--- design.v ---
module s_sat_13_12 #(
    parameter   WIN  = 13,
    parameter   WOUT = 12
)(
    input  signed     [WIN-1:0]  din,
    output reg signed [WOUT-1:0] dout
);
always  @(*) begin
    if ((din[WIN-1] == 1'b1) && (din[WIN-2:WOUT-1] != { {WIN-WOUT}{1'b1} })) begin
        dout = {1'b1,{{WOUT-1}{1'b0}}};
    end
    else if ((din[WIN-1] == 1'b0) && (din[WIN-2:WOUT-1] != { {WIN-WOUT}{1'b0} })) begin
        dout = {1'b0,{{WOUT-1}{1'b1}}};
    end
    else begin
        dout = din[WOUT-1:0];
    end
end
endmodule
module s_sat_22_12 #(
    parameter   WIN  = 22,
    parameter   WOUT = 12
)(
    input  signed     [WIN-1:0]  din,
    output reg signed [WOUT-1:0] dout
);
always  @(*) begin
    if ((din[WIN-1] == 1'b1) && (din[WIN-2:WIN-3] != { 2{1'b1} })) begin
        dout = {1'b1,{{WOUT-1}{1'b0}}};
    end
    else if ((din[WIN-1] == 1'b0) && (din[WIN-2:WIN-3] != { 2{1'b0} })) begin
        dout = {1'b0,{{WOUT-1}{1'b1}}};
    end
    else begin
        dout = din[19:8];
    end
end
endmodule
module butterfly #(
    parameter WD = 12
)(
    input  signed [WD-1:0] din_a_re,
    input  signed [WD-1:0] din_a_im,
    input  signed [WD-1:0] din_b_re,
    input  signed [WD-1:0] din_b_im,
    output signed [WD-1:0] dout_a_re,
    output signed [WD-1:0] dout_a_im,
    output signed [WD-1:0] dout_b_re,
    output signed [WD-1:0] dout_b_im
);
    wire signed [WD:0] add_re, add_im, sub_re, sub_im;
    assign add_re = din_a_re + din_b_re;
    assign add_im = din_a_im + din_b_im;
    assign sub_re = din_a_re - din_b_re;
    assign sub_im = din_a_im - din_b_im;
    s_sat_13_12 sa0 (
        .din(add_re),
        .dout(dout_a_re)
    );
    s_sat_13_12 sa1 (
        .din(add_im),
        .dout(dout_a_im)
    );
    s_sat_13_12 sa2 (
        .din(sub_re),
        .dout(dout_b_re)
    );
    s_sat_13_12 sa3 (
        .din(sub_im),
        .dout(dout_b_im)
    );
endmodule
module tf_multi #(
    parameter WD   = 12,
    parameter WNRD = 9
)(
    input  signed [WD-1:0]   din_re,
    input  signed [WD-1:0]   din_im,
    input  signed [WNRD-1:0] wnr_re,
    input  signed [WNRD-1:0] wnr_im,
    output signed [WD-1:0]   dout_re,
    output signed [WD-1:0]   dout_im
);
    wire signed [WD+WNRD-1:0] m0, m1, m2, m3;
    assign m0 = din_re * wnr_re;
    assign m1 = din_im * wnr_im;
    assign m2 = din_re * wnr_im;
    assign m3 = din_im * wnr_re;
    wire signed [WD+WNRD:0] s0, s1;
    assign s0 = m0 - m1;     
    assign s1 = m2 + m3;     
    s_sat_22_12 sat0
    (
        .din(s0),
        .dout(dout_re)
    );
    s_sat_22_12 sat1
    (
        .din(s1),
        .dout(dout_im)
    );
endmodule
module fft_16 #(
    parameter WD = 12,
    parameter WNRD = 9
)(
    input                  clk,
    input                  rst_n,
    input                  en,
    input  signed [WD-1:0] sin_re,
    input  signed [WD-1:0] sin_im,
    output signed [WD-1:0] sout_re,
    output signed [WD-1:0] sout_im
);
    localparam W16_1_RE = 9'b011101100;
    localparam W16_1_IM = 9'b110011110;
    localparam W16_2_RE = 9'b010110101;
    localparam W16_2_IM = 9'b101001010;
    localparam W16_3_RE = 9'b001100001;
    localparam W16_3_IM = 9'b100010011;
    localparam W16_4_RE = 9'b000000000;
    localparam W16_4_IM = 9'b100000000;
    localparam W16_5_RE = 9'b110011110;
    localparam W16_5_IM = 9'b100010011;
    localparam W16_6_RE = 9'b101001010;
    localparam W16_6_IM = 9'b101001010;
    localparam W16_7_RE = 9'b100010011;
    localparam W16_7_IM = 9'b110011110;
    reg [3:0] count;
    reg  signed [WNRD-1:0] w1_re, w1_im, w2_re, w2_im;
    wire signed [WNRD-1:0] w3_re, w3_im;
    reg  signed [WD-1:0] d1_re [0:7];
    reg  signed [WD-1:0] d1_im [0:7];
    wire signed [WD-1:0] bf1_a_re;
    wire signed [WD-1:0] bf1_a_im;
    wire signed [WD-1:0] bf1_b_re;
    wire signed [WD-1:0] bf1_b_im;
    wire signed [WD-1:0] mux1_a_re;
    wire signed [WD-1:0] mux1_a_im;
    wire signed [WD-1:0] mux1_b_re;
    wire signed [WD-1:0] mux1_b_im;
    wire signed [WD-1:0] tf1_re;
    wire signed [WD-1:0] tf1_im;
    wire signed [WD-1:0] mux1_out_re;
    wire signed [WD-1:0] mux1_out_im;
    reg signed  [WD-1:0] stage1_out_re;
    reg signed  [WD-1:0] stage1_out_im;
    reg  signed [WD-1:0] d2_re [0:3];
    reg  signed [WD-1:0] d2_im [0:3];
    wire signed [WD-1:0] bf2_a_re;
    wire signed [WD-1:0] bf2_a_im;
    wire signed [WD-1:0] bf2_b_re;
    wire signed [WD-1:0] bf2_b_im;
    wire signed [WD-1:0] mux2_a_re;
    wire signed [WD-1:0] mux2_a_im;
    wire signed [WD-1:0] mux2_b_re;
    wire signed [WD-1:0] mux2_b_im;
    wire signed [WD-1:0] tf2_re;
    wire signed [WD-1:0] tf2_im;
    wire signed [WD-1:0] mux2_out_re;
    wire signed [WD-1:0] mux2_out_im;
    reg signed  [WD-1:0] stage2_out_re;
    reg signed  [WD-1:0] stage2_out_im;
    reg  signed [WD-1:0] d3_re [0:1];
    reg  signed [WD-1:0] d3_im [0:1];
    wire signed [WD-1:0] bf3_a_re;
    wire signed [WD-1:0] bf3_a_im;
    wire signed [WD-1:0] bf3_b_re;
    wire signed [WD-1:0] bf3_b_im;
    wire signed [WD-1:0] mux3_a_re;
    wire signed [WD-1:0] mux3_a_im;
    wire signed [WD-1:0] mux3_b_re;
    wire signed [WD-1:0] mux3_b_im;
    wire signed [WD-1:0] tf3_re;
    wire signed [WD-1:0] tf3_im;
    wire signed [WD-1:0] mux3_out_re;
    wire signed [WD-1:0] mux3_out_im;
    reg signed  [WD-1:0] stage3_out_re;
    reg signed  [WD-1:0] stage3_out_im;
    reg  signed [WD-1:0] d4_re;
    reg  signed [WD-1:0] d4_im;
    wire signed [WD-1:0] bf4_a_re;
    wire signed [WD-1:0] bf4_a_im;
    wire signed [WD-1:0] bf4_b_re;
    wire signed [WD-1:0] bf4_b_im;
    wire signed [WD-1:0] mux4_a_re;
    wire signed [WD-1:0] mux4_a_im;
    wire signed [WD-1:0] mux4_b_re;
    wire signed [WD-1:0] mux4_b_im;
    reg signed  [WD-1:0] stage4_out_re;
    reg signed  [WD-1:0] stage4_out_im;
    always @(posedge clk) begin
        if (!rst_n)
            count <= 4'd0;
        else if (en)
            count <= count + 1'b1;
        else
            count <= 4'd0;
    end
    assign mux1_a_re = (count[3])? bf1_a_re : d1_re[7];
    assign mux1_a_im = (count[3])? bf1_a_im : d1_im[7];
    assign mux1_b_re = (count[3])? bf1_b_re : sin_re;
    assign mux1_b_im = (count[3])? bf1_b_im : sin_im;
    assign mux1_out_re = ((count > 4'd0) & (count < 4'd8))? tf1_re : mux1_a_re;      
    assign mux1_out_im = ((count > 4'd0) & (count < 4'd8))? tf1_im : mux1_a_im;
    always @(*) begin
        w1_re <= W16_1_RE;
        w1_im <= W16_1_IM;
        case(count)
            4'd2: begin
                w1_re <= W16_2_RE;
                w1_im <= W16_2_IM;
            end
            4'd3: begin
                w1_re <= W16_3_RE;
                w1_im <= W16_3_IM;
            end
            4'd4: begin
                w1_re <= W16_4_RE;
                w1_im <= W16_4_IM;
            end
            4'd5: begin
                w1_re <= W16_5_RE;
                w1_im <= W16_5_IM;
            end
            4'd6: begin
                w1_re <= W16_6_RE;
                w1_im <= W16_6_IM;
            end
            4'd7: begin
                w1_re <= W16_7_RE;
                w1_im <= W16_7_IM;
            end
            default: begin
                w1_re <= W16_1_RE;
                w1_im <= W16_1_IM;
            end
        endcase
    end
    assign mux2_a_re = ((count == 0) | (count > 12) | (count > 4 & count < 9))? bf2_a_re : d2_re[3];
    assign mux2_a_im = ((count == 0) | (count > 12) | (count > 4 & count < 9))? bf2_a_im : d2_im[3];
    assign mux2_b_re = ((count == 0) | (count > 12) | (count > 4 & count < 9))? bf2_b_re : stage1_out_re;
    assign mux2_b_im = ((count == 0) | (count > 12) | (count > 4 & count < 9))? bf2_b_im : stage1_out_im;
    assign mux2_out_re = ((count > 1 & count < 5) | (count > 9 & count < 13))? tf2_re : mux2_a_re;
    assign mux2_out_im = ((count > 1 & count < 5) | (count > 9 & count < 13))? tf2_im : mux2_a_im;
    always @(*) begin
        w2_re <= W16_2_RE;
        w2_im <= W16_2_IM;
        case(count)
            4'd3: begin
                w2_re <= W16_4_RE;
                w2_im <= W16_4_IM;
            end
            4'd4: begin
                w2_re <= W16_6_RE;
                w2_im <= W16_6_IM;
            end
            4'd11: begin
                w2_re <= W16_4_RE;
                w2_im <= W16_4_IM;
            end
            4'd12: begin
                w2_re <= W16_6_RE;
                w2_im <= W16_6_IM;
            end
            default: begin
                w2_re <= W16_2_RE;
                w2_im <= W16_2_IM;
            end
        endcase
    end
    assign mux3_a_re = (~count[1])?
                        bf3_a_re : d3_re[1];
    assign mux3_a_im = (~count[1])?
                        bf3_a_im : d3_im[1];
    assign mux3_b_re = (~count[1])?
                        bf3_b_re : stage2_out_re;
    assign mux3_b_im = (~count[1])?
                        bf3_b_im : stage2_out_im;
    assign mux3_out_re = ((count==3) | (count==7) | (count==11) | (count==15))? tf3_re : mux3_a_re;
    assign mux3_out_im = ((count==3) | (count==7) | (count==11) | (count==15))? tf3_im : mux3_a_im;
    assign w3_re = W16_4_RE;
    assign w3_im = W16_4_IM;
    assign mux4_a_re = (~count[0])? bf4_a_re : d4_re;
    assign mux4_a_im = (~count[0])? bf4_a_im : d4_im;
    assign mux4_b_re = (~count[0])? bf4_b_re : stage3_out_re;
    assign mux4_b_im = (~count[0])? bf4_b_im : stage3_out_im;
    always @(posedge clk) begin
        if (!rst_n) begin
            d1_re[0] <= 12'd0;
            d1_im[0] <= 12'd0;
            d1_re[1] <= 12'd0;
            d1_im[1] <= 12'd0;
            d1_re[2] <= 12'd0;
            d1_im[2] <= 12'd0;
            d1_re[3] <= 12'd0;
            d1_im[3] <= 12'd0;
            d1_re[4] <= 12'd0;
            d1_im[4] <= 12'd0;
            d1_re[5] <= 12'd0;
            d1_im[5] <= 12'd0;
            d1_re[6] <= 12'd0;
            d1_im[6] <= 12'd0;
            d1_re[7] <= 12'd0;
            d1_im[7] <= 12'd0;
        end
        else begin
            d1_re[0] <= mux1_b_re;
            d1_im[0] <= mux1_b_im;
            d1_re[1] <= d1_re[0];
            d1_im[1] <= d1_im[0];
            d1_re[2] <= d1_re[1];
            d1_im[2] <= d1_im[1];
            d1_re[3] <= d1_re[2];
            d1_im[3] <= d1_im[2];
            d1_re[4] <= d1_re[3];
            d1_im[4] <= d1_im[3];
            d1_re[5] <= d1_re[4];
            d1_im[5] <= d1_im[4];
            d1_re[6] <= d1_re[5];
            d1_im[6] <= d1_im[5];
            d1_re[7] <= d1_re[6];
            d1_im[7] <= d1_im[6];
        end
    end
    butterfly bf1
    (
    .din_a_re   (d1_re[7]),
    .din_a_im   (d1_im[7]),
    .din_b_re   (sin_re),
    .din_b_im   (sin_im),
    .dout_a_re  (bf1_a_re),
    .dout_a_im  (bf1_a_im),
    .dout_b_re  (bf1_b_re),
    .dout_b_im  (bf1_b_im)
    );
    tf_multi tf1
    (
    .din_re     (mux1_a_re),
    .din_im     (mux1_a_im),
    .wnr_re     (w1_re),
    .wnr_im     (w1_im),
    .dout_re    (tf1_re),
    .dout_im    (tf1_im)
    );
    always @(posedge clk) begin
        if (!rst_n) begin
            stage1_out_re <= 12'd0;
            stage1_out_im <= 12'd0;
        end
        else begin
            stage1_out_re <= mux1_out_re;
            stage1_out_im <= mux1_out_im;
        end
    end
    always @(posedge clk) begin
        if (!rst_n) begin
            d2_re[0] <= 12'd0;
            d2_im[0] <= 12'd0;
            d2_re[1] <= 12'd0;
            d2_im[1] <= 12'd0;
            d2_re[2] <= 12'd0;
            d2_im[2] <= 12'd0;
            d2_re[3] <= 12'd0;
            d2_im[3] <= 12'd0;
        end
        else begin
            d2_re[0] <= mux2_b_re;
            d2_im[0] <= mux2_b_im;
            d2_re[1] <= d2_re[0];
            d2_im[1] <= d2_im[0];
            d2_re[2] <= d2_re[1];
            d2_im[2] <= d2_im[1];
            d2_re[3] <= d2_re[2];
            d2_im[3] <= d2_im[2];
        end
    end
    butterfly bf2
    (
    .din_a_re   (d2_re[3]),
    .din_a_im   (d2_im[3]),
    .din_b_re   (stage1_out_re),
    .din_b_im   (stage1_out_im),
    .dout_a_re  (bf2_a_re),
    .dout_a_im  (bf2_a_im),
    .dout_b_re  (bf2_b_re),
    .dout_b_im  (bf2_b_im)
    );
    tf_multi tf2
    (
    .din_re     (mux2_a_re),
    .din_im     (mux2_a_im),
    .wnr_re     (w2_re),
    .wnr_im     (w2_im),
    .dout_re    (tf2_re),
    .dout_im    (tf2_im)
    );
    always @(posedge clk) begin
        if (!rst_n) begin
            stage2_out_re <= 12'd0;
            stage2_out_im <= 12'd0;
        end
        else begin
            stage2_out_re <= mux2_out_re;
            stage2_out_im <= mux2_out_im;
        end
    end
    always @(posedge clk) begin
        if (!rst_n) begin
            d3_re[0] <= 12'd0;
            d3_im[0] <= 12'd0;
            d3_re[1] <= 12'd0;
            d3_im[1] <= 12'd0;
        end
        else begin
            d3_re[0] <= mux3_b_re;
            d3_im[0] <= mux3_b_im;
            d3_re[1] <= d3_re[0];
            d3_im[1] <= d3_im[0];
        end
    end
    butterfly bf3
    (
    .din_a_re   (d3_re[1]),
    .din_a_im   (d3_im[1]),
    .din_b_re   (stage2_out_re),
    .din_b_im   (stage2_out_im),
    .dout_a_re  (bf3_a_re),
    .dout_a_im  (bf3_a_im),
    .dout_b_re  (bf3_b_re),
    .dout_b_im  (bf3_b_im)
    );
    tf_multi tf3
    (
    .din_re     (mux3_a_re),
    .din_im     (mux3_a_im),
    .wnr_re     (w3_re),
    .wnr_im     (w3_im),
    .dout_re    (tf3_re),
    .dout_im    (tf3_im)
    );
    always @(posedge clk) begin
        if (!rst_n) begin
            stage3_out_re <= 12'd0;
            stage3_out_im <= 12'd0;
        end
        else begin
            stage3_out_re <= mux3_out_re;
            stage3_out_im <= mux3_out_im;
        end
    end
    always @(posedge clk) begin
        if (!rst_n) begin
            d4_re <= 12'd0;
            d4_im <= 12'd0;
        end
        else begin
            d4_re <= mux4_b_re;
            d4_im <= mux4_b_im;
        end
    end
    butterfly bf4
    (
    .din_a_re   (d4_re),
    .din_a_im   (d4_im),
    .din_b_re   (stage3_out_re),
    .din_b_im   (stage3_out_im),
    .dout_a_re  (bf4_a_re),
    .dout_a_im  (bf4_a_im),
    .dout_b_re  (bf4_b_re),
    .dout_b_im  (bf4_b_im)
    );
    always @(posedge clk) begin
        if (!rst_n) begin
            stage4_out_re <= 12'd0;
            stage4_out_im <= 12'd0;
        end
        else begin
            stage4_out_re <= mux4_a_re;
            stage4_out_im <= mux4_a_im;
        end
    end
    assign sout_re = stage4_out_re;
    assign sout_im = stage4_out_im;
endmodule
--- run.sh ---
#!/bin/bash
# the make line also repeats each setting of config.mk as NAME=value (left out here)
make -C /OpenROAD-flow-scripts/flow DESIGN_CONFIG=/design/flow/config.mk WORK_HOME=/design/flow/orfs CLKGATE_MAP_FILE= finish
--- constraint.sdc ---
create_clock -name core_clock -period 8.37 [get_ports {clk}]
set_input_delay 1.6740 -clock core_clock [delete_from_list [all_inputs] [get_ports {clk}]]
set_output_delay 1.6740 -clock core_clock [all_outputs]
set_load 0.01 [all_outputs]
--- config.mk ---
export PLATFORM = sky130hd
export DESIGN_NAME = fft_16
export DESIGN_NICKNAME = fft_16
export VERILOG_FILES = /design/flow/design.v
export SDC_FILE = /design/flow/constraint.sdc
export NUM_CORES = 4
export LEC_CHECK = 0
export ABC_AREA = 1
export CAP_MARGIN = 20
export CORE_ASPECT_RATIO = 0.72
export CORE_MARGIN = 2
export CORE_UTILIZATION = 72
export MAX_ROUTING_LAYER = met4
export PLACE_DENSITY_LB_ADDON = 0.01
export SETUP_SLACK_MARGIN = 2.43
export SLEW_MARGIN = 20
export TNS_END_PERCENT = 40
==> flow_summary.yaml, run 1 <==
# flow metrics
status:
  status: "stopped before the end"
  haltStage: "5_1_grt"
  error_message: "[ERROR GRT-0232] Routing congestion too high. Check the congestion heatmap in the GUI."
floorplanning:
  die_area_um2: 75300
  die.size.y_um: 233
  die_w_um: 323
  num_rows: 84
  core_util_floorplan: 0.724
  ios: 51
  core_um2: 72600
placed_design:
  gp_congestion: 1.02
  placed_cell_area_um2: 60000
  dp_hpwl_um: 124000
  port_buffers: 50
  post-place-ws_ns: -1.71
synth:
  yosys-stat-area_um2: 52600
  syn_area_um2: 52600
  synthXorXnorAreaFrac: 0.0377
  ys_cells: 6773
  syn_inst: 6773
  flop_cell: "dfxtp_1"
  ys.flops: 460
  synth.top_cell.area_share: 0.273
  ys_seq_frac: 0.175
  fp_nets: 8093
  synthTopLogicFamily: "adder cells"
  syn_avg_cell_area_um2: 7.77
  common_cells: "inv_1 (1631), nand2_1 (1513), fa_1 (718)"
  area_leaders: "fa_1 (27%), dfxtp_1 (18%), ha_1 (14%)"
  yosysTopAreaCell: "fa_1"
  edf_count: 0
  ys_sh_aoi: 0.0751
  async_flop_share: 0
  adder_share: 0.410
  yosysWarningCount: 15
  most_common_cell: "inv_1"
  simple_gate_area_frac: 0.171
  synth.distinct_cells: 56
  ys_sh_mux: 0
clock_tree:
  numCtsBuffers: 44
  ctsHoldBuffers: 0
  cts.htree.levels: 2
  cts_sinks: 460
  clockBufferDepth: 3
  cts_root_buffer: "clkbuf_16"
grt:
  overflow: 75
  grt_use_total: 0.641
-- per-stage QoR --
| step | setup TNS, ns | hold WS, ns | cells | utilization |
|---|---|---|---|---|
| after floorplan | -4.03 | 0.390 | 6773 | - |
| after global placement | -43.25 | 0.392 | 8428 | 0.826 |
| after detailed placement | -51.84 | 0.396 | 8428 | 0.826 |
| after CTS | -9.71 | 0.407 | 8587 | 0.876 |
-- layer usage --
metal | overflow | global-route usage
met1 | 1 | 0.707
met2 | 27 | 0.817
met3 | 11 | 0.407
met4 | 36 | 0.485
met5 | - | -
-- timing repair --
action                                  4_1_cts
setup buffers                                72
gates cloned                                  5
resized                                     485
endpoints found under the setup margin       48
pin swaps                                   156
==> run 2, diff against run 1 <==
CELL_PAD_IN_SITES_DETAIL_PLACEMENT = 0   (was not set)
CELL_PAD_IN_SITES_GLOBAL_PLACEMENT = 0   (was not set)
CORE_ASPECT_RATIO = not set   (was 0.72)
CTS_CLUSTER_SIZE = 74   (was not set)
MAX_ROUTING_LAYER = not set   (was met4)
MIN_ROUTING_LAYER = met1   (was not set)
PLACE_DENSITY_LB_ADDON = 0.09   (was 0.01)
SETUP_SLACK_MARGIN = 2.25   (was 2.43)
SLEW_MARGIN = 15   (was 20)
TNS_END_PERCENT = not set   (was 40)
clock period = 7.73 ns   (was 8.37 ns; I/O delays follow)
==> flow_summary.yaml, run 2 <==
# flow metrics
synth:
  ys.flops: 460
  ys_cells: 6773
  common_cells: "inv_1 (1631), nand2_1 (1513), fa_1 (718)"
  ys_sh_aoi: 0.0751
  most_common_cell: "inv_1"
  syn_avg_cell_area_um2: 7.77
  yosys-stat-area_um2: 52600
  yosysTopAreaCell: "fa_1"
  fp_nets: 8093
  yosysWarningCount: 15
  syn_inst: 6773
  synthXorXnorAreaFrac: 0.0377
  adder_share: 0.410
  flop_cell: "dfxtp_1"
  ys_seq_frac: 0.175
  syn_area_um2: 52600
  synth.top_cell.area_share: 0.273
  synthTopLogicFamily: "adder cells"
  area_leaders: "fa_1 (27%), dfxtp_1 (18%), ha_1 (14%)"
  synth.distinct_cells: 56
  simple_gate_area_frac: 0.171
  ys_sh_mux: 0
  edf_count: 0
  async_flop_share: 0
clock_tree:
  clockBufferDepth: 3
  ctsHoldBuffers: 0
  cts.htree.levels: 2
  cts_sinks: 460
  cts_root_buffer: "clkbuf_16"
  numCtsBuffers: 49
placed_design:
  gp_congestion: 1.04
  post-place-ws_ns: -2.09
  port_buffers: 50
  dp_hpwl_um: 121000
  place_inst: 8423
  placed_cell_area_um2: 60500
grt:
  overflow: 111
  grt_use_total: 0.683
floorplanning:
  die.size.y_um: 274
  die_w_um: 274
  die_area_um2: 75200
  core_util_floorplan: 0.725
  ios: 51
  core_um2: 72600
  num_rows: 99
status:
  status: "stopped before the end"
  error_message: "[ERROR GRT-0232] Routing congestion too high. Check the congestion heatmap in the GUI."
  haltStage: "5_1_grt"
==> run 2: stage by stage <==
step / utilization / hold WS [ns] / TNS (ns)
floorplan: - / 0.390 / -16.34
CTS: 0.896 / 0.391 / -21.67
detailed placement: 0.834 / 0.395 / -67.82
global placement: 0.834 / 0.391 / -57.97
==> run 2: what timing repair did <==
item | 4_1_cts
resized | 601
endpoints found under the setup margin | 48
pin swaps | 202
cloned | 4
buffers inserted | 106
==> run 2: routing by layer <==
layer	overflow	track usage
met1	0	0.682
met2	47	0.898
met3	4	0.474
met4	60	0.677
met5	0	0.171
==> run 3, diff against run 2 <==
CORE_UTILIZATION = 71   (was 72)
CTS_CLUSTER_SIZE = 47   (was 74)
HOLD_SLACK_MARGIN = -0.09   (was not set)
SETUP_SLACK_MARGIN = 2.35   (was 2.25)
TNS_END_PERCENT = 5   (was not set)
clock period = 8.06 ns   (was 7.73 ns; I/O delays follow)
==> flow_summary.yaml, run 3 <==
# flow metrics
worst_setup_path:
  cp_num_cells: 42
  crit_required_ns: 8.50
  r2r-start: "stage1_out_im[2]"
  critPathMaxStageDelay_ns: 0.57
  cp_num_buf_inv: 10
  crit_start: "sin_im[5]"
  reg2reg_to: "stage2_out_re[3]"
  crit_top_cell: "nand2_1"
  worst_setup_path_end_kind: "flip-flop"
  crit_fanout: 6
  crit_arrival_ns: 9.33
  start_kind: "primary input"
  cp_top_family: "adder cells"
  worstSetupPathType: "primary input to flip-flop"
  crit_end: "stage1_out_im[3]"
  reg2regPathDepth: 46
  cpMaxStageDelayCell: "fa_1"
  reg2reg_slack_ns: -0.45
synth:
  common_cells: "inv_1 (1631), nand2_1 (1513), fa_1 (718)"
  synth.distinct_cells: 56
  async_flop_share: 0
  ys_seq_frac: 0.175
  synth.top_cell.area_share: 0.273
  yosysTopAreaCell: "fa_1"
  simple_gate_area_frac: 0.171
  synthTopLogicFamily: "adder cells"
  syn_area_um2: 52600
  adder_share: 0.410
  area_leaders: "fa_1 (27%), dfxtp_1 (18%), ha_1 (14%)"
  most_common_cell: "inv_1"
  edf_count: 0
  ys_sh_mux: 0
  syn_inst: 6773
  ys.flops: 460
  synthXorXnorAreaFrac: 0.0377
  ys_sh_aoi: 0.0751
  syn_avg_cell_area_um2: 7.77
  yosysWarningCount: 15
  ys_cells: 6773
  flop_cell: "dfxtp_1"
  fp_nets: 8093
  yosys-stat-area_um2: 52600
floorplanning:
  die_area_um2: 76300
  num_rows: 99
  core_util_floorplan: 0.719
  die_w_um: 276
  die.size.y_um: 276
  core_um2: 73200
  ios: 51
clock_tree:
  cts_tree: "built"
  ctsHoldBuffers: 0
  numCtsBuffers: 50
  worstSkewPairLatency_ns: 0.63
  cts_sinks: 460
  cts_root_buffer: "clkbuf_16"
  clkTransAtPathRegs_ns: 0.07
  clockBufferDepth: 3
  cts.htree.levels: 2
sta:
  fin_skew_ns: 0.0580
  layout_setup_ws_ns: -0.827
  finalCritPeriodShare: 1.10
  slew_headroom: 0.237
  setup_violations: 48
  rsz0062_at_grt: "true"
  min_period_ns: 8.89
  tightest_slew_ns: 1.14
  setup_tns_ns: -27.84
  finalMaxSlewViolations: 0
  report.final.hold_viol_count: 0
  fmax_mhz: 113
  timing.hold.ws_ns: 0.394
finish:
  fillers: 3855
  layout.nets: 8892
  area.growth.synth_to_final_pct: 21.9
  post-route-util: 0.876
placed_design:
  port_buffers: 50
  dp_hpwl_um: 118000
  post-place-ws_ns: -1.71
  gp_congestion: 1.00
min_path:
  min_path_type: "flip-flop to flip-flop"
  whs_endpoint: "d2_im[2][3]"
  min_from: "d2_im[1][3]"
  hold_path_depth: 2
grt:
  grt_pass1_wl_um: 248000
  grt_use_total: 0.405
  grt_pass1_vias: 50400
  antenna_found_initial: 2
  grt_start_max_net_pins: 117
  overflow: 0
detailed_routing:
  via_per_inst: 5.59
  vias: 47900
  drt-pass1-iter-count: 8
  routed_wl_um: 161000
  detail-route-antenna-nets: 0
  drt_iter0_markers: 4396
  drc: 0
  wl_per_cell_um: 18.7
job:
  warnings: 137
  cap_violations: 0
status:
  so.violations: "negative setup slack"
  status: "failed layout checks"
==> run 3: per-layer routing <==
metal | part of all wire | global-route usage
met3 | 0.076 | 0.0632
met5 | 0.000081 | 0
met4 | 0.089 | 0.288
met1 | 0.36 | 0.460
met2 | 0.48 | 0.701
==> run 3: through the flow <==
step | instances | instance area (um2)
6_report | 8572 | 64100
5_1_grt | 8571 | 64100
4_1_cts | 8538 | 63000
3_5_place_dp | 8401 | 59900
3_3_place_gp | 8401 | 59900
2_1_floorplan | 6773 | 52900
==> run 3: layout make-up <==
class	count	area [um2]	area share
inverter	1650	6220	0.0971
sequential	460	9220	0.144
multi-input combinational	4492	38500	0.601
clock inverter	29	379	0.00591
tap	959	1200	0.0187
clock buffer	63	1380	0.0215
timing repair buffer	918	7180	0.112
antenna	1	2.50	0.0000390
==> run 3: what timing repair did <==
action / in CTS / in global routing
setup buffers: 42 / 31
cloned: 3 / 2
pin swaps: 90 / 145
resized: 287 / 292
endpoints found under the setup margin: 48 / 48
==> run 4, diff against run 3 <==
ABC_AREA = 0   (was 1)
CAP_MARGIN = 5   (was 20)
CELL_PAD_IN_SITES_DETAIL_PLACEMENT = 2   (was 0)
CELL_PAD_IN_SITES_GLOBAL_PLACEMENT = 1   (was 0)
CORE_MARGIN = 8   (was 2)
CORE_UTILIZATION = 68   (was 71)
CTS_CLUSTER_DIAMETER = 43   (was not set)
CTS_CLUSTER_SIZE = 26   (was 47)
GPL_ROUTABILITY_DRIVEN = 0   (was not set)
GPL_TIMING_DRIVEN = 0   (was not set)
HOLD_SLACK_MARGIN = not set   (was -0.09)
MAX_ROUTING_LAYER = met5   (was not set)
MIN_ROUTING_LAYER = not set   (was met1)
PLACE_DENSITY_LB_ADDON = 0.07   (was 0.09)
SETUP_SLACK_MARGIN = not set   (was 2.35)
SLEW_MARGIN = 30   (was 15)
TNS_END_PERCENT = not set   (was 5)
clock period = 11.0 ns   (was 8.06 ns; I/O delays follow)
==> flow_summary.yaml, run 4 <==
# flow metrics
floorplanning:
  core_um2: 75700
  core_util_floorplan: 0.685
  die.size.y_um: 292
  num_rows: 101
  die_area_um2: 85300
  die_w_um: 292
  ios: 51
synth:
  syn_area_um2: 51800
  syn_inst: 5776
  common_cells: "inv_1 (1058), fa_1 (718), ha_1 (575)"
  fp_nets: 7096
  ys_sh_aoi: 0.128
  adder_share: 0.426
  simple_gate_area_frac: 0.127
  area_leaders: "fa_1 (28%), dfxtp_1 (18%), ha_1 (14%)"
  ys_sh_mux: 0.00502
  yosysTopAreaCell: "fa_1"
  yosysWarningCount: 15
  ys.flops: 460
  synthTopLogicFamily: "adder cells"
  synth.top_cell.area_share: 0.277
  yosys-stat-area_um2: 51800
  most_common_cell: "inv_1"
  synthXorXnorAreaFrac: 0.0426
  ys_cells: 5776
  flop_cell: "dfxtp_1"
  synth.distinct_cells: 97
  ys_seq_frac: 0.178
  edf_count: 0
  syn_avg_cell_area_um2: 8.97
  async_flop_share: 0
placed_design:
  port_buffers: 49
status:
  error_message: "Error: detail_place.tcl, 38 bad optional access"
  status: "stopped before the end"
  haltStage: "3_5_place_dp"
==> run 4: stage by stage <==
step / worst slack [ns] / cells
after floorplan: 0.00323 / 5776
after global placement: -2.95 / 6803
==> run 5, diff against run 4 <==
ABC_AREA = not set   (was 0)
CAP_MARGIN = 20   (was 5)
CELL_PAD_IN_SITES_DETAIL_PLACEMENT = 0   (was 2)
CELL_PAD_IN_SITES_GLOBAL_PLACEMENT = 0   (was 1)
CORE_MARGIN = 2   (was 8)
CORE_UTILIZATION = 70   (was 68)
CTS_CLUSTER_DIAMETER = not set   (was 43)
CTS_CLUSTER_SIZE = not set   (was 26)
GPL_ROUTABILITY_DRIVEN = not set   (was 0)
GPL_TIMING_DRIVEN = not set   (was 0)
MAX_ROUTING_LAYER = not set   (was met5)
MIN_ROUTING_LAYER = met1   (was not set)
PLACE_DENSITY_LB_ADDON = 0.09   (was 0.07)
SLEW_MARGIN = 15   (was 30)
clock period = 4.88 ns   (was 11.0 ns; I/O delays follow)
==> flow_summary.yaml, run 5 <==
# flow metrics
floorplanning:
  core_um2: 73100
  ios: 51
  die_area_um2: 76200
  die_w_um: 276
  die.size.y_um: 276
  num_rows: 99
  core_util_floorplan: 0.709
worst_setup_path:
  start_kind: "primary input"
  crit_arrival_ns: 10.17
  reg2reg_to: "stage1_out_re[3]"
  r2r-start: "d1_re[7][1]"
  reg2regPathDepth: 40
  critPathMaxStageDelay_ns: 0.58
  crit_start: "sin_re[1]"
  cp_top_family: "adder cells"
  worstSetupPathType: "primary input to flip-flop"
  worst_setup_path_end_kind: "flip-flop"
  crit_fanout: 6
  cp_num_cells: 41
  reg2reg_slack_ns: -4.68
  cp_num_buf_inv: 9
  crit_required_ns: 5.33
  cpMaxStageDelayCell: "fa_1"
  crit_top_cell: "fa_1"
  crit_end: "stage1_out_re[3]"
clock_tree:
  cts_sinks: 460
  numCtsBuffers: 50
  cts_tree: "built"
  clkTransAtPathRegs_ns: 0.06
  clockBufferDepth: 3
  cts_root_buffer: "clkbuf_16"
  cts.htree.levels: 2
  worstSkewPairLatency_ns: 0.63
finish:
  stdcell_count: 7688
  area.growth.synth_to_final_pct: 26.0
  post-route-util: 0.894
  fillers: 3228
  layout.nets: 8008
  fin_area_um2: 65300
synth:
  yosys-stat-area_um2: 51800
  ys_seq_frac: 0.178
  synth.top_cell.area_share: 0.277
  syn_avg_cell_area_um2: 8.97
  synth.distinct_cells: 97
  area_leaders: "fa_1 (28%), dfxtp_1 (18%), ha_1 (14%)"
  ys.flops: 460
  common_cells: "inv_1 (1058), fa_1 (718), ha_1 (575)"
  adder_share: 0.426
  ys_sh_mux: 0.00502
  synthTopLogicFamily: "adder cells"
  yosysWarningCount: 15
  simple_gate_area_frac: 0.127
  syn_inst: 5776
  ys_cells: 5776
  most_common_cell: "inv_1"
  async_flop_share: 0
  synthXorXnorAreaFrac: 0.0426
  yosysTopAreaCell: "fa_1"
  syn_area_um2: 51800
  ys_sh_aoi: 0.128
  fp_nets: 7096
  flop_cell: "dfxtp_1"
  edf_count: 0
detailed_routing:
  routed_wl_um: 177000
  detail-route-antenna-nets: 0
  drc: 0
  via_per_inst: 6.21
  vias: 47800
  wl_per_cell_um: 23.0
  drt-pass1-iter-count: 10
  drt_iter0_markers: 4777
min_path:
  hold_path_depth: 1
  min_path_type: "flip-flop to flip-flop"
  whs_endpoint: "d1_im[7][11]"
  min_from: "d1_im[6][11]"
placed_design:
  gp_congestion: 0.980
  place_inst: 7453
  post-place-ws_ns: -5.56
  placed_cell_area_um2: 60300
  dp_hpwl_um: 118000
  port_buffers: 50
grt:
  overflow: 0
  grt_pass1_wl_um: 254000
  antenna_found_initial: 2
  grt_start_max_net_pins: 126
  grt_use_total: 0.420
  grt_pass1_vias: 49100
job:
  cap_violations: 0
  warnings: 140
sta:
  slew_headroom: 0.190
  layout_setup_ws_ns: -4.84
  report.final.hold_viol_count: 0
  finalMaxSlewViolations: 0
  fin_skew_ns: 0.0467
  min_period_ns: 9.72
  tightest_slew_ns: 1.21
  setup_violations: 48
  fmax_mhz: 103
  finalCritPeriodShare: 1.99
  rsz0062_at_grt: "true"
status:
  so.violations: "negative setup slack"
  status: "failed layout checks"
## run 5: cell type report
cell class	count	area, um2	area share
antenna	2	5.00	0.0000766
clock buffer	64	1380	0.0211
clock inverter	27	342	0.00523
inverter	1065	4040	0.0619
multi-input combinational	4025	40400	0.618
sequential	460	9250	0.142
tap	959	1200	0.0184
timing repair buffer	1086	8720	0.134
## run 5: layer usage
layer,track usage,routed length [um],vias up
li1,-,-,20300
met1,0.481,59700,22900
met2,0.723,81900,3240
met3,0.0698,16800,1376
met4,0.284,18500,0
met5,0,0,-
## run 5: stage by stage
step	setup TNS [ns]	hold slack (ns)
finish	-215.04	0.411
global route	-226.33	0.415
CTS	-194.29	0.398
detailed placement	-233.93	0.417
global placement	-225.46	0.413
floorplan	-181.05	0.412
## run 5: what timing repair did
action	4_1_cts	5_1_grt
gates resized	265	283
pin swaps	170	234
setup endpoints to repair	48	60
hold buffers	0	0
gates cloned	5	1
buffers inserted	71	75
==> run 6, diff against run 5 <==
ABC_AREA = 1   (was not set)
CORE_UTILIZATION = 72   (was 70)
CTS_CLUSTER_DIAMETER = 206   (was not set)
MAX_ROUTING_LAYER = met4   (was not set)
PLACE_DENSITY_LB_ADDON = 0.01   (was 0.09)
SETUP_SLACK_MARGIN = 2.15   (was not set)
clock period = 7.45 ns   (was 4.88 ns; I/O delays follow)
==> flow_summary.yaml, run 6 <==
# flow metrics
status:
  status: "stopped before the end"
  haltStage: "5_1_grt"
  error_message: "[ERROR GRT-0232] Routing congestion too high. Check the congestion heatmap in the GUI."
grt:
  overflow: 226
  grt_use_total: 0.703
clock_tree:
  cts_sinks: 460
  ctsHoldBuffers: 0
  numCtsBuffers: 48
  cts_root_buffer: "clkbuf_16"
  cts.htree.levels: 2
  clockBufferDepth: 3
floorplanning:
  die.size.y_um: 274
  die_area_um2: 75200
  num_rows: 99
  core_um2: 72600
  ios: 51
  die_w_um: 274
  core_util_floorplan: 0.725
placed_design:
  dp_hpwl_um: 122000
  gp_congestion: 1.05
  post-place-ws_ns: -2.32
  place_inst: 8493
  port_buffers: 50
synth:
  syn_area_um2: 52600
  ys_sh_aoi: 0.0751
  edf_count: 0
  yosysWarningCount: 15
  yosysTopAreaCell: "fa_1"
  synthTopLogicFamily: "adder cells"
  simple_gate_area_frac: 0.171
  ys_cells: 6773
  fp_nets: 8093
  common_cells: "inv_1 (1631), nand2_1 (1513), fa_1 (718)"
  area_leaders: "fa_1 (27%), dfxtp_1 (18%), ha_1 (14%)"
  ys.flops: 460
  async_flop_share: 0
  yosys-stat-area_um2: 52600
  flop_cell: "dfxtp_1"
  synthXorXnorAreaFrac: 0.0377
  ys_seq_frac: 0.175
  ys_sh_mux: 0
  adder_share: 0.410
  synth.top_cell.area_share: 0.273
  syn_inst: 6773
  most_common_cell: "inv_1"
  syn_avg_cell_area_um2: 7.77
  synth.distinct_cells: 56
## run 6: stage by stage
| stage | setup TNS, ns | cell area [um2] | hold WS, ns |
|---|---|---|---|
| after floorplan | -24.43 | 53400 | 0.390 |
| after global placement | -72.25 | 61000 | 0.392 |
| after detailed placement | -82.97 | 61000 | 0.395 |
| after CTS | -37.19 | 65400 | 0.408 |
## run 6: repair_timing
action                                  in CTS
setup buffers                              110
gates resized                              556
pin swaps                                  197
cloned                                       5
endpoints found under the setup margin      48
## run 6: per-layer routing
metal | GRT overflow | GRT usage
met2 | 106 | 0.904
met3 | 10 | 0.494
met5 | - | -
met1 | 4 | 0.680
met4 | 106 | 0.671
==> run 7, diff against run 6 <==
ABC_AREA = not set   (was 1)
CORE_MARGIN = 5   (was 2)
CORE_UTILIZATION = 70   (was 72)
CTS_CLUSTER_DIAMETER = not set   (was 206)
MAX_ROUTING_LAYER = not set   (was met4)
PLACE_DENSITY_LB_ADDON = 0.09   (was 0.01)
SETUP_SLACK_MARGIN = -0.02   (was 2.15)
clock period = 9.39 ns   (was 7.45 ns; I/O delays follow)
==> flow_summary.yaml, run 7 <==
# flow metrics
status:
  status: "failed layout checks"
  so.violations: "negative setup slack"
worst_setup_path:
  cpMaxStageDelayCell: "fa_1"
  reg2reg_slack_ns: 0.03
  reg2regPathDepth: 39
  cp_top_family: "adder cells"
  start_kind: "primary input"
  cp_num_cells: 39
  cp_num_buf_inv: 7
  worstSetupPathType: "primary input to flip-flop"
  crit_required_ns: 9.90
  r2r-start: "d1_im[7][1]"
  crit_start: "sin_im[0]"
  reg2reg_to: "stage1_out_im[0]"
  crit_fanout: 6
  worst_setup_path_end_kind: "flip-flop"
  crit_arrival_ns: 10.80
  crit_end: "stage1_out_im[0]"
  crit_top_cell: "fa_1"
  critPathMaxStageDelay_ns: 0.57
floorplanning:
  die_area_um2: 79600
  core_um2: 73200
  ios: 51
  die.size.y_um: 282
  die_w_um: 282
  num_rows: 99
  core_util_floorplan: 0.708
grt:
  grt_use_total: 0.350
  grt_pass1_vias: 44000
  grt_start_max_net_pins: 133
  grt_pass1_wl_um: 224000
  antenna_found_initial: 1
  overflow: 0
finish:
  post-route-util: 0.830
  area.growth.synth_to_final_pct: 17.3
  layout.nets: 7559
synth:
  syn_inst: 5776
  syn_avg_cell_area_um2: 8.97
  synthTopLogicFamily: "adder cells"
  ys_sh_aoi: 0.128
  flop_cell: "dfxtp_1"
  yosysTopAreaCell: "fa_1"
  fp_nets: 7096
  area_leaders: "fa_1 (28%), dfxtp_1 (18%), ha_1 (14%)"
  most_common_cell: "inv_1"
  common_cells: "inv_1 (1058), fa_1 (718), ha_1 (575)"
  yosysWarningCount: 15
  adder_share: 0.426
  ys_cells: 5776
  ys.flops: 460
  edf_count: 0
  synth.distinct_cells: 97
  yosys-stat-area_um2: 51800
  simple_gate_area_frac: 0.127
  ys_sh_mux: 0.00502
  async_flop_share: 0
  ys_seq_frac: 0.178
  syn_area_um2: 51800
  synthXorXnorAreaFrac: 0.0426
  synth.top_cell.area_share: 0.277
clock_tree:
  cts_root_buffer: "clkbuf_16"
  clkTransAtPathRegs_ns: 0.06
  cts.htree.levels: 2
  numCtsBuffers: 49
  ctsHoldBuffers: 0
  clockBufferDepth: 3
  cts_tree: "built"
  cts_sinks: 460
  worstSkewPairLatency_ns: 0.62
placed_design:
  port_buffers: 50
  dp_hpwl_um: 109000
  gp_congestion: 0.977
  post-place-ws_ns: -1.93
detailed_routing:
  vias: 42300
  drt_iter0_markers: 3444
  wl_per_cell_um: 19.6
  detail-route-antenna-nets: 0
  via_per_inst: 5.85
  met3WireLength_um: 9240
  highest_layer: "met4"
  route.met2.wl_um: 68800
  routed_wl_um: 142000
  met1_length_um: 55300
  drc: 0
  drt-pass1-iter-count: 6
sta:
  rsz0062_at_grt: "true"
  finalMaxSlewViolations: 0
  tightest_slew_ns: 1.20
  layout_setup_ws_ns: -0.892
  finalCritPeriodShare: 1.09
  fin_skew_ns: 0.0359
  report.final.hold_viol_count: 0
  min_period_ns: 10.28
  slew_headroom: 0.194
  fmax_mhz: 97.3
  timing.hold.ws_ns: 0.408
  setup_violations: 24
min_path:
  min_from: "d3_im[0][0]"
  min_path_type: "flip-flop to flip-flop"
  whs_endpoint: "d3_im[1][0]"
  hold_path_depth: 1
job:
  cap_violations: 0
  warnings: 136
==> run 7: layer usage <==
| metal | vias up | global-route usage |
|---|---|---|
| met3 | 528 | 0.0450 |
| met2 | 1700 | 0.606 |
| li1 | 19400 | - |
| met4 | 0 | 0.161 |
| met1 | 20700 | 0.442 |
| met5 | - | 0 |
==> run 7: timing repair <==
action | 4_1_cts | 5_1_grt
pin swaps | 97 | 134
endpoints found under the hold margin | 0 | 0
resized | 126 | 209
buffers inserted | 40 | 42
endpoints found under the setup margin | 36 | 48
gates cloned | 2 | 1
==> run 7: metrics by stage <==
step                      area (um2)  TNS [ns]  std cells
after floorplan                52400    -14.88       5776
final                          60800    -19.22       7239
after CTS                      59600    -14.46       7193
after detailed placement       57200    -46.93       7061
after global routing           60800    -28.50       7238
after global placement         57100    -41.98       7060
==> run 7: layout make-up <==
class	count	area (um2)
well taps	959	1200
repair buffers	640	5230
diodes	2	5.00
multi-input cells	4023	39400
clock buffers	61	1360
flip-flops and latches	460	9230
fillers	4461	12400
inverters	1065	4030
clock inverters	29	388
==> run 8, diff against run 7 <==
ABC_AREA = 1   (was not set)
CAP_MARGIN = 40   (was 20)
CELL_PAD_IN_SITES_DETAIL_PLACEMENT = 2   (was 0)
CELL_PAD_IN_SITES_GLOBAL_PLACEMENT = 2   (was 0)
CORE_ASPECT_RATIO = 1.14   (was not set)
CORE_MARGIN = 9   (was 5)
CORE_UTILIZATION = 42   (was 70)
CTS_CLUSTER_DIAMETER = 75   (was not set)
GPL_ROUTABILITY_DRIVEN = 1   (was not set)
MAX_ROUTING_LAYER = met5   (was not set)
MIN_ROUTING_LAYER = not set   (was met1)
PLACE_DENSITY_LB_ADDON = not set   (was 0.09)
SETUP_SLACK_MARGIN = 1.1   (was -0.02)
clock period = 11.2 ns   (was 9.39 ns; I/O delays follow)
==> flow_summary.yaml, run 8 <==
# flow metrics
worst_setup_path:
  cp_num_buf_inv: 12
  reg2regPathDepth: 42
  cpMaxStageDelayCell: "fa_1"
  crit_arrival_ns: 10.38
  worst_setup_path_end_kind: "flip-flop"
  crit_top_cell: "inv_1"
  worstSetupPathType: "primary input to flip-flop"
  critPathMaxStageDelay_ns: 0.56
  crit_start: "sin_im[7]"
  cp_top_family: "adder cells"
  crit_fanout: 7
  reg2reg_slack_ns: 1.53
  reg2reg_to: "stage1_out_re[9]"
  crit_end: "stage1_out_im[2]"
  start_kind: "primary input"
  crit_required_ns: 11.69
  r2r-start: "count[1]"
  cp_num_cells: 42
finish:
  fillers: 14200
  layout.nets: 8171
  area.growth.synth_to_final_pct: 11.2
  fin_area_um2: 58500
  post-route-util: 0.471
  layout.area.seq_um2: 9210
  comb_area_um2: 37500
clock_tree:
  cts_sinks: 460
  clkTransAtPathRegs_ns: 0.06
  clockBufferDepth: 3
  cts_root_buffer: "clkbuf_16"
  cts_tree: "built"
  ctsHoldBuffers: 0
  worstSkewPairLatency_ns: 0.68
  cts.htree.levels: 2
  numCtsBuffers: 55
synth:
  ys_cells: 6773
  async_flop_share: 0
  flop_cell: "dfxtp_1"
  area_leaders: "fa_1 (27%), dfxtp_1 (18%), ha_1 (14%)"
  ys_seq_frac: 0.175
  yosys-stat-area_um2: 52600
  syn_avg_cell_area_um2: 7.77
  edf_count: 0
  synth.distinct_cells: 56
  adder_share: 0.410
  synthXorXnorAreaFrac: 0.0377
  most_common_cell: "inv_1"
  ys_sh_aoi: 0.0751
  synth.top_cell.area_share: 0.273
  synthTopLogicFamily: "adder cells"
  yosysWarningCount: 15
  syn_area_um2: 52600
  yosysTopAreaCell: "fa_1"
  syn_inst: 6773
  ys.flops: 460
  common_cells: "inv_1 (1631), nand2_1 (1513), fa_1 (718)"
  fp_nets: 8093
  ys_sh_mux: 0
  simple_gate_area_frac: 0.171
placed_design:
  post-place-ws_ns: -0.373
  dp_hpwl_um: 151000
  placed_cell_area_um2: 55200
  gp_congestion: 0.899
  port_buffers: 50
job:
  warnings: 133
  cap_violations: 0
floorplanning:
  die_w_um: 349
  die_area_um2: 138000
  ios: 51
  core_util_floorplan: 0.423
  core_um2: 124000
  num_rows: 138
  die.size.y_um: 396
detailed_routing:
  drt_iter0_markers: 1508
  drc: 0
  wl_per_cell_um: 21.6
  vias: 43600
  routed_wl_um: 183000
  detail-route-antenna-nets: 0
  drt-pass1-iter-count: 7
  via_per_inst: 5.12
sta:
  setup_tns_ns: 0
  rsz0062_at_grt: "true"
  slew_headroom: 0.341
  finalCritPeriodShare: 0.883
  tightest_slew_ns: 0.981
  fin_skew_ns: 0.0903
  report.final.hold_viol_count: 0
  fmax_mhz: 101
  finalMaxSlewViolations: 0
  setup_violations: 0
  layout_setup_ws_ns: 1.31
  min_period_ns: 9.89
grt:
  overflow: 0
  grt_pass1_vias: 51100
  grt_use_total: 0.264
  antenna_found_initial: 3
  grt_start_max_net_pins: 69
  grt_pass1_wl_um: 289000
min_path:
  hold_path_depth: 2
  min_path_type: "flip-flop to flip-flop"
  min_from: "d1_im[6][3]"
  whs_endpoint: "d1_im[7][3]"
status:
  status: "timing/DRC/antenna clean"
-- run 8: metrics by stage --
step                      std cells  hold slack [ns]
after floorplan                6773            0.390
after global placement         8354            0.392
after detailed placement       8363            0.403
after CTS                      8471            0.385
after global routing           8505            0.410
final                          8505            0.391
-- run 8: what timing repair did --
action | CTS | global route
gates cloned | 1 | 3
setup buffers | 7 | 28
resized | 78 | 238
endpoints found under the setup margin | 36 | 47
pin swaps | 3 | 34
-- run 8: cell type report --
cell class                      count  area share
Timing Repair Buffer              190      0.0279
Antenna cell                        1   0.0000428
Clock inverter                     34     0.00776
Sequential cell                   460       0.157
Inverter                         1650       0.106
Tap cell                         1610      0.0344
Multi-Input combinational cell   4494       0.640
Clock buffer                       66      0.0256
-- run 8: metal layers --
metal	track usage	vias to the layer above	wire, um
li1	-	20300	-
met1	0.292	22400	71100
met2	0.517	587	100000
met3	0.0193	350	3780
met4	0.0984	2	8370
met5	0	-	13
==> run 9, diff against run 8 <==
ABC_AREA = not set   (was 1)
CAP_MARGIN = 15   (was 40)
CELL_PAD_IN_SITES_DETAIL_PLACEMENT = not set   (was 2)
CELL_PAD_IN_SITES_GLOBAL_PLACEMENT = not set   (was 2)
CORE_ASPECT_RATIO = not set   (was 1.14)
CORE_MARGIN = 2   (was 9)
CORE_UTILIZATION = 33   (was 42)
CTS_CLUSTER_DIAMETER = not set   (was 75)
CTS_CLUSTER_SIZE = 54   (was not set)
GPL_ROUTABILITY_DRIVEN = not set   (was 1)
MAX_ROUTING_LAYER = not set   (was met5)
PLACE_DENSITY_LB_ADDON = 0.19   (was not set)
SETUP_SLACK_MARGIN = not set   (was 1.1)
SLEW_MARGIN = 20   (was 15)
TNS_END_PERCENT = 30   (was not set)
clock period = 15.4 ns   (was 11.2 ns; I/O delays follow)
==> flow_summary.yaml, run 9 <==
# flow metrics
clock_tree:
  numCtsBuffers: 57
  ctsHoldBuffers: 0
  clockBufferDepth: 3
  cts_root_buffer: "clkbuf_16"
  cts_tree: "built"
  cts.htree.levels: 2
  cts_resized: 0
  worstSkewPairLatency_ns: 0.65
  clkTransAtPathRegs_ns: 0.06
  cts_setup_buffers: 0
  cts_sinks: 460
synth:
  ys_sh_aoi: 0.128
  flop_cell: "dfxtp_1"
  ys.flops: 460
  synth.top_cell.area_share: 0.277
  syn_area_um2: 51800
  yosysTopAreaCell: "fa_1"
  yosysWarningCount: 15
  area_leaders: "fa_1 (28%), dfxtp_1 (18%), ha_1 (14%)"
  ys_cells: 5776
  synth.distinct_cells: 97
  fp_nets: 7096
  yosys-stat-area_um2: 51800
  edf_count: 0
  adder_share: 0.426
  ys_sh_mux: 0.00502
  async_flop_share: 0
  ys_seq_frac: 0.178
  syn_inst: 5776
  most_common_cell: "inv_1"
  syn_avg_cell_area_um2: 8.97
  common_cells: "inv_1 (1058), fa_1 (718), ha_1 (575)"
  synthTopLogicFamily: "adder cells"
  synthXorXnorAreaFrac: 0.0426
  simple_gate_area_frac: 0.127
detailed_routing:
  vias: 37800
  drc: 0
  drt_iter0_markers: 2422
  wl_per_cell_um: 17.8
  drt-pass1-iter-count: 6
  detail-route-antenna-nets: 0
  via_per_inst: 4.82
  routed_wl_um: 140000
  antennaDiodeCount: 0
worst_setup_path:
  crit_top_cell: "fa_1"
  cp_num_cells: 38
  cp_top_family: "adder cells"
  crit_start: "sin_re[1]"
  crit_arrival_ns: 13.81
  cpMaxStageDelayCell: "a22oi_1"
  reg2reg_slack_ns: 4.14
  crit_end: "stage1_out_re[5]"
  crit_fanout: 11
  reg2reg_to: "stage2_out_re[10]"
  worst_setup_path_end_kind: "flip-flop"
  reg2regPathDepth: 31
  critPathMaxStageDelay_ns: 0.75
  r2r-start: "d2_re[3][0]"
  start_kind: "primary input"
  cp_num_buf_inv: 8
  crit_required_ns: 15.98
  worstSetupPathType: "primary input to flip-flop"
status:
  status: "timing/DRC/antenna clean"
job:
  cap_violations: 0
  warnings: 132
sta:
  finalCritPeriodShare: 0.859
  fmax_mhz: 75.6
  report.final.hold_viol_count: 0
  min_period_ns: 13.23
  fin_skew_ns: 0.0349
  setup_violations: 0
  tightest_slew_ns: 1.08
  slew_headroom: 0.280
  rsz0062_at_grt: "false"
  setup_tns_ns: 0
  finalMaxSlewViolations: 0
floorplanning:
  die_area_um2: 160000
  core_um2: 156000
  num_rows: 145
  ios: 51
  core_util_floorplan: 0.332
  die_w_um: 400
  die.size.y_um: 400
min_path:
  min_from: "d3_im[0][9]"
  whs_endpoint: "d3_im[1][9]"
  hold_path_depth: 1
  min_path_type: "flip-flop to flip-flop"
placed_design:
  port_buffers: 50
  gp_congestion: 0.878
  dp_hpwl_um: 113000
grt:
  grt_pass1_wl_um: 224000
  grt_use_total: 0.177
  antenna_found_initial: 4
  grt_pass1_vias: 39100
  overflow: 0
  grt_start_max_net_pins: 111
finish:
  layout.nets: 7058
  fillers: 16100
  area.growth.synth_to_final_pct: 9.61
## run 9: stage by stage
| step | util | std cells | area (um2) | hold slack (ns) | setup slack (ns) |
|---|---|---|---|---|---|
| after floorplan | - | 5776 | 51800 | 0.412 | 3.29 |
| after global placement | 0.351 | 7737 | 54700 | 0.413 | 1.54 |
| after detailed placement | 0.351 | 7737 | 54800 | 0.418 | 1.61 |
| after CTS | 0.364 | 7844 | 56800 | 0.428 | 2.29 |
| after global routing | 0.364 | 7844 | 56800 | 0.437 | 1.48 |
| final | 0.364 | 7844 | 56800 | 0.424 | 2.17 |
## run 9: per-layer routing
metal	share of wire	up-vias	wire (um)	track usage
li1	-	18400	-	-
met2	0.46	721	64700	0.292
met5	0	-	0	0
met4	0.025	0	3490	0.0439
met1	0.46	18500	64900	0.243
met3	0.049	157	6830	0.0257
## run 9: final cells by class
cell class,count,area (um2),share of cell area
Clock buffer,81,1670,0.0294
Timing Repair Buffer,132,1120,0.0197
Clock inverter,26,369,0.00650
Tap cell,2058,2570,0.0453
Multi-Input combinational cell,4022,37900,0.666
Sequential cell,460,9220,0.162
Inverter,1065,4000,0.0704
==> run 10, diff against run 9 <==
CAP_MARGIN = 20   (was 15)
CELL_PAD_IN_SITES_DETAIL_PLACEMENT = 0   (was not set)
CELL_PAD_IN_SITES_GLOBAL_PLACEMENT = 1   (was not set)
CORE_UTILIZATION = 64   (was 33)
CTS_CLUSTER_SIZE = not set   (was 54)
MIN_ROUTING_LAYER = met1   (was not set)
PLACE_DENSITY_LB_ADDON = 0.09   (was 0.19)
SETUP_SLACK_MARGIN = -0.02   (was not set)
SLEW_MARGIN = 15   (was 20)
TNS_END_PERCENT = not set   (was 30)
clock period = 9.55 ns   (was 15.4 ns; I/O delays follow)
==> flow_summary.yaml, run 10 <==
# flow metrics
status:
  status: "failed layout checks"
  so.violations: "negative setup slack"
finish:
  layout.nets: 7547
  area.growth.synth_to_final_pct: 17.4
synth:
  adder_share: 0.426
  most_common_cell: "inv_1"
  ys_sh_aoi: 0.128
  syn_avg_cell_area_um2: 8.97
  area_leaders: "fa_1 (28%), dfxtp_1 (18%), ha_1 (14%)"
  ys_seq_frac: 0.178
  yosys-stat-area_um2: 51800
  synthXorXnorAreaFrac: 0.0426
  simple_gate_area_frac: 0.127
  synth.distinct_cells: 97
  ys_cells: 5776
  edf_count: 0
  syn_area_um2: 51800
  synthTopLogicFamily: "adder cells"
  synth.top_cell.area_share: 0.277
  common_cells: "inv_1 (1058), fa_1 (718), ha_1 (575)"
  async_flop_share: 0
  flop_cell: "dfxtp_1"
  yosysTopAreaCell: "fa_1"
  syn_inst: 5776
  yosysWarningCount: 15
  ys.flops: 460
  ys_sh_mux: 0.00502
  fp_nets: 7096
floorplanning:
  die_area_um2: 83300
  die.size.y_um: 289
  num_rows: 104
  ios: 51
  core_util_floorplan: 0.646
  core_um2: 80300
  die_w_um: 289
sta:
  finalMaxSlewViolations: 0
  fmax_mhz: 97.5
  min_period_ns: 10.26
  slew_headroom: 0.231
  timing.hold.ws_ns: 0.403
  fin_skew_ns: 0.0340
  setup_violations: 24
  tightest_slew_ns: 1.15
  finalCritPeriodShare: 1.07
  layout_setup_ws_ns: -0.707
  rsz0062_at_grt: "true"
  report.final.hold_viol_count: 0
  setup_tns_ns: -15.71
detailed_routing:
  drc: 0
  routed_wl_um: 144000
  drt_iter0_markers: 2600
  wl_per_cell_um: 19.7
  via_per_inst: 5.64
  drt-pass1-iter-count: 5
  detail-route-antenna-nets: 0
  vias: 41400
worst_setup_path:
  crit_start: "sin_re[0]"
  cpMaxStageDelayCell: "fa_1"
  start_kind: "primary input"
  cp_top_family: "adder cells"
  worstSetupPathType: "primary input to flip-flop"
  cp_num_buf_inv: 6
  crit_required_ns: 10.10
  reg2reg_to: "stage2_out_re[10]"
  crit_end: "stage1_out_re[7]"
  crit_fanout: 5
  reg2regPathDepth: 37
  cp_num_cells: 41
  critPathMaxStageDelay_ns: 0.62
  worst_setup_path_end_kind: "flip-flop"
  crit_arrival_ns: 10.80
  crit_top_cell: "fa_1"
  r2r-start: "d2_re[3][3]"
  reg2reg_slack_ns: 0.18
min_path:
  whs_endpoint: "d2_re[2][0]"
  min_path_type: "flip-flop to flip-flop"
  hold_path_depth: 1
  min_from: "d2_re[1][0]"
clock_tree:
  ctsHoldBuffers: 0
  cts_sinks: 460
  clkTransAtPathRegs_ns: 0.06
  cts_root_buffer: "clkbuf_16"
  numCtsBuffers: 51
  cts_tree: "built"
  worstSkewPairLatency_ns: 0.65
  clockBufferDepth: 3
  cts.htree.levels: 2
grt:
  grt_use_total: 0.350
  grt_start_max_net_pins: 143
  grt_pass1_wl_um: 227000
  antenna_found_initial: 6
  overflow: 0
  grt_pass1_vias: 42900
job:
  cap_violations: 0
  warnings: 136
placed_design:
  port_buffers: 50
  gp_congestion: 0.975
  dp_hpwl_um: 115000
## run 10: through the flow
stage	util	area (um2)	setup slack, ns	std cells
after floorplan	-	52400	-0.513	5776
after global placement	0.710	57000	-1.85	7143
after detailed placement	0.711	57100	-1.94	7147
after CTS	0.745	59800	-0.461	7289
after global routing	0.758	60800	-0.988	7327
final	0.758	60800	-0.707	7328
## run 10: repair_timing
item / 4_1_cts / 5_1_grt
gates resized: 125 / 173
cloned: 3 / 1
buffers inserted: 47 / 37
pin swaps: 93 / 132
setup endpoints to repair: 35 / 48
## run 10: layout make-up
class,count,area (um2)
well taps,1060,1330
flip-flops and latches,460,9220
repair buffers,626,5130
fillers,5773,19500
multi-input cells,4023,39200
clock inverters,29,507
inverters,1065,4040
diodes,1,2.50
clock buffers,64,1420
## run 10: routing by layer
| metal | routed length (um) | up-vias | share of wire | GRT usage |
|---|---|---|---|---|
| met5 | 42 | - | 0.00029 | 0 |
| met4 | 8720 | 6 | 0.060 | 0.176 |
| met3 | 8560 | 407 | 0.059 | 0.0449 |
| met2 | 68600 | 1290 | 0.48 | 0.595 |
| met1 | 58400 | 20300 | 0.40 | 0.440 |
| li1 | - | 19300 | - | - |
==> run 11, diff against run 10 <==
CELL_PAD_IN_SITES_DETAIL_PLACEMENT = not set   (was 0)
CELL_PAD_IN_SITES_GLOBAL_PLACEMENT = not set   (was 1)
CORE_UTILIZATION = 26   (was 64)
MIN_ROUTING_LAYER = not set   (was met1)
PLACE_DENSITY_LB_ADDON = not set   (was 0.09)
SETUP_SLACK_MARGIN = not set   (was -0.02)
SLEW_MARGIN = 20   (was 15)
clock period = 16.2 ns   (was 9.55 ns; I/O delays follow)
==> flow_summary.yaml, run 11 <==
# flow metrics
status:
  status: "timing/DRC/antenna clean"
sta:
  setup_violations: 0
  finalCritPeriodShare: 0.838
  min_period_ns: 13.58
  fmax_mhz: 73.6
  tightest_slew_ns: 1.13
  slew_headroom: 0.249
  layout_setup_ws_ns: 2.62
  finalMaxSlewViolations: 0
  fin_skew_ns: 0.0417
  rsz0062_at_grt: "false"
  report.final.hold_viol_count: 0
  setup_tns_ns: 0
synth:
  synth.distinct_cells: 97
  synth.top_cell.area_share: 0.277
  syn_avg_cell_area_um2: 8.97
  most_common_cell: "inv_1"
  synthTopLogicFamily: "adder cells"
  yosysWarningCount: 15
  syn_inst: 5776
  fp_nets: 7096
  area_leaders: "fa_1 (28%), dfxtp_1 (18%), ha_1 (14%)"
  flop_cell: "dfxtp_1"
  common_cells: "inv_1 (1058), fa_1 (718), ha_1 (575)"
  ys_seq_frac: 0.178
  yosys-stat-area_um2: 51800
  adder_share: 0.426
  ys_cells: 5776
  simple_gate_area_frac: 0.127
  ys.flops: 460
  edf_count: 0
  syn_area_um2: 51800
  synthXorXnorAreaFrac: 0.0426
  ys_sh_aoi: 0.128
  yosysTopAreaCell: "fa_1"
  async_flop_share: 0
  ys_sh_mux: 0.00502
clock_tree:
  cts_setup_buffers: 0
  clkTransAtPathRegs_ns: 0.06
  ctsHoldBuffers: 0
  cts_sinks: 460
  cts_tree: "built"
  cts_resized: 0
  cts_root_buffer: "clkbuf_16"
  clockBufferDepth: 3
  cts.htree.levels: 2
  worstSkewPairLatency_ns: 0.68
  numCtsBuffers: 53
worst_setup_path:
  crit_required_ns: 16.76
  crit_top_cell: "fa_1"
  cp_top_family: "AND-OR/OR-AND gates"
  worstSetupPathType: "primary input to flip-flop"
  cpMaxStageDelayCell: "a22oi_1"
  worst_setup_path_end_kind: "flip-flop"
  crit_start: "sin_re[1]"
  crit_fanout: 11
  cp_num_buf_inv: 6
  r2r-start: "stage1_out_im[1]"
  reg2reg_slack_ns: 5.23
  reg2reg_to: "stage2_out_im[9]"
  crit_arrival_ns: 14.14
  reg2regPathDepth: 37
  start_kind: "primary input"
  critPathMaxStageDelay_ns: 0.88
  crit_end: "stage1_out_re[1]"
  cp_num_cells: 39
grt:
  grt_start_max_net_pins: 125
  grt_pass1_wl_um: 219000
  grt_pass1_vias: 40500
  antenna_found_initial: 4
  grt_use_total: 0.133
  overflow: 0
finish:
  fillers: 20700
  layout.nets: 7042
  area.growth.synth_to_final_pct: 10.5
detailed_routing:
  via_per_inst: 4.56
  drt-pass1-iter-count: 7
  drc: 0
  detail-route-antenna-nets: 0
  wl_per_cell_um: 15.8
  drt_iter0_markers: 2371
  vias: 38400
  routed_wl_um: 133000
placed_design:
  post-place-ws_ns: 1.90
  dp_hpwl_um: 106000
  port_buffers: 50
  gp_congestion: 0.887
floorplanning:
  die.size.y_um: 450
  num_rows: 163
  die_w_um: 450
  ios: 51
  die_area_um2: 203000
  core_util_floorplan: 0.262
  core_um2: 198000
job:
  warnings: 133
  cap_violations: 0
min_path:
  min_from: "d2_re[1][6]"
  hold_path_depth: 1
  whs_endpoint: "d2_re[2][6]"
  min_path_type: "flip-flop to flip-flop"
## run 11: area by class of cell
cell class	instances	area (um2)	share of cell area
multi-input combinational	4022	37900	0.662
sequential	460	9220	0.161
inverter	1065	4000	0.0698
tap	2640	3300	0.0577
clock buffer	71	1510	0.0264
timing repair buffer	120	1030	0.0180
clock inverter	25	292	0.00509
antenna	2	5.00	0.0000874
## run 11: metrics by stage
stage               instances  utilization  cell area (um2)  hold slack (ns)
floorplan                5776            -            51800            0.412
global placement         8307        0.280            55400            0.413
detailed placement       8307        0.280            55400            0.417
CTS                      8403        0.289            57200            0.394
global route             8403        0.290            57200            0.427
finish                   8405        0.290            57300            0.398
## run 11: layer usage
layer | part of all wire | vias to the layer above | routed length [um] | GRT usage
met5 | 0.00017 | - | 23 | 0
met4 | 0.033 | 4 | 4380 | 0.0411
met3 | 0.046 | 208 | 6110 | 0.0166
met2 | 0.47 | 767 | 62100 | 0.225
met1 | 0.45 | 19000 | 60000 | 0.176
li1 | - | 18300 | - | -
